yarrow:
// fir_7_7
module fir_7_7(
    input clk,
    input rst,
    input [7:0] weight_data,
    input [2:0] weight_idx,
    input weight_valid,
    output weight_ready,
    input [7:0] input_data,
    input input_valid,
    output input_ready,
    output [15:0] output_data,
    input output_ready,
    output output_valid 
    );
Size in the first run: about 2,600 cells after synthesis, ~130 flip-flops, roughly 43 I/O pins.
clock: 9.18 ns
lec_check: 0
abc_area: 1
cap_margin: 30
core_margin: 8
core_utilization: 50
cts_cluster_diameter: 319
cts_cluster_size: 98
gpl_timing_driven: 0
max_routing_layer: met5
place_density: 0.89
setup_slack_margin: 0.24
slew_margin: 20
tns_end_percent: 90
run.sh (not shown) runs the stock make flow with config.mk's settings and CLKGATE_MAP_FILE=.
--- input diff yarrow..willow ---
Settings: PLACE_DENSITY_LB_ADDON now 0.01, previously not set; CTS_CLUSTER_SIZE now 13, was 98; PLACE_DENSITY no longer set, was 0.89; TNS_END_PERCENT no longer set, was 90; CORE_MARGIN now 2, was 8; GPL_TIMING_DRIVEN now 1, was 0; SETUP_SLACK_MARGIN now 1.08, was 0.24; CORE_UTILIZATION now 72, was 50; the clock period (ns, I/O delays scaled along) now 6.44, was 9.18.
--- outcome ---
- No crash in willow: every stage finished, but the layout fails its final checks due to setup timing.
- Against yarrow as the reference, willow delivers a higher quantity of gates resized following cts.
- Against yarrow as the reference, willow delivers a higher routed via count divided by cell count.
- Ratio of final minimum period to clock period (higher): willow
- willow against yarrow: number of antenna violations at the first check in global routing has remained practically unchanged; design area now sits higher.
Edits applied to the flow inputs when going from willow to onyx:
Settings: ABC_AREA: 1 -> unset; CTS_CLUSTER_DIAMETER: 319 -> 59; CAP_MARGIN: 30 -> 20; SETUP_SLACK_MARGIN: 1.08 -> unset; PLACE_DENSITY_LB_ADDON: 0.01 -> unset; GPL_TIMING_DRIVEN: 1 -> unset; CTS_CLUSTER_SIZE: 13 -> unset; MAX_ROUTING_LAYER: met5 -> unset; the clock period (ns, I/O delays scaled along): 6.44 -> 5.05.
Notes after the runs:
Each of onyx and willow falls short of a clean finish. No crash in onyx: every stage finished, but the layout fails its final checks due to setup timing. Path depth of the worst reg2reg path down 3 in onyx wrt willow. Against willow, onyx reports a combinational share of cell area that is higher. Taking willow as the reference, in onyx register-to-register slack dropped 1560 ps, count of inverters other than clock inverters in the layout has decreased. Switching part of the total power sits lower in onyx than in willow. In the reports for onyx and willow, the smaller sequential portion of the cell area belongs to willow. On power spent charging and discharging nets: between onyx and willow, it ends up lower for onyx. The final setup slack of the worst path reported for onyx is smaller than that of willow by 1560 ps. willow -> onyx: netlist area before placement decreased by a few percent. For sequential cell count, onyx and willow come out practically identical.
diff inputs: onyx => violet
Settings: CTS_CLUSTER_DIAMETER: 59 -> unset; CORE_UTILIZATION: 72 -> 69; the clock period (ns, I/O delays scaled along): 5.05 -> 9.52.
- violet closes out successfully: all stages finished, all timing, DRC and antenna checks passed.
- From onyx to violet the numbers moved as follows: length of routed met2 wiring down 2200 µm, layout buffering overhead excluding clock cells down 7.6 points.
- On synthesized net count, violet and onyx are basically level.
- When the final numbers for violet and onyx were put side by side, the layout-stage area growth over the synthesis result turned out to be greater in onyx.
- Cmp violet and onyx / total global-route track usage / lower: violet
- For the delay of the slowest cell on the worst path, violet came in 40 ps lower than onyx did.
- As of violet, die size had risen by a few percent compared to onyx.
- Summary of violet over onyx: met3 routed wirelength lower; sequential share of layout area higher; path length in cells of the critical path higher.
- Against onyx, initial DRC count in violet came out better.
Input changes introduced in juniper (baseline for comparison: violet):
Settings: swapping 69 for 40 in CORE_UTILIZATION; swapping 9.52 for 7.51 in the clock period (ns, I/O delays scaled along).
==> comparison <==
- Between juniper and violet, the portion of the layout cell area used by clock cells figures differ only marginally.
- Compared with violet, juniper shows clock latency on the worst-skew pair higher by 70 ps.
- Total non-filler cell area in the finished layout in juniper is 3.8% above violet.
- For violet, the capture point of the worst path was result[14], unlike juniper, where it was result[15].
- Summary of the comparison: proportion of final cell area spent on non-clock buffers is higher in juniper, relative to violet.
No activity file was given, so power comes from the tool's default toggle rates.
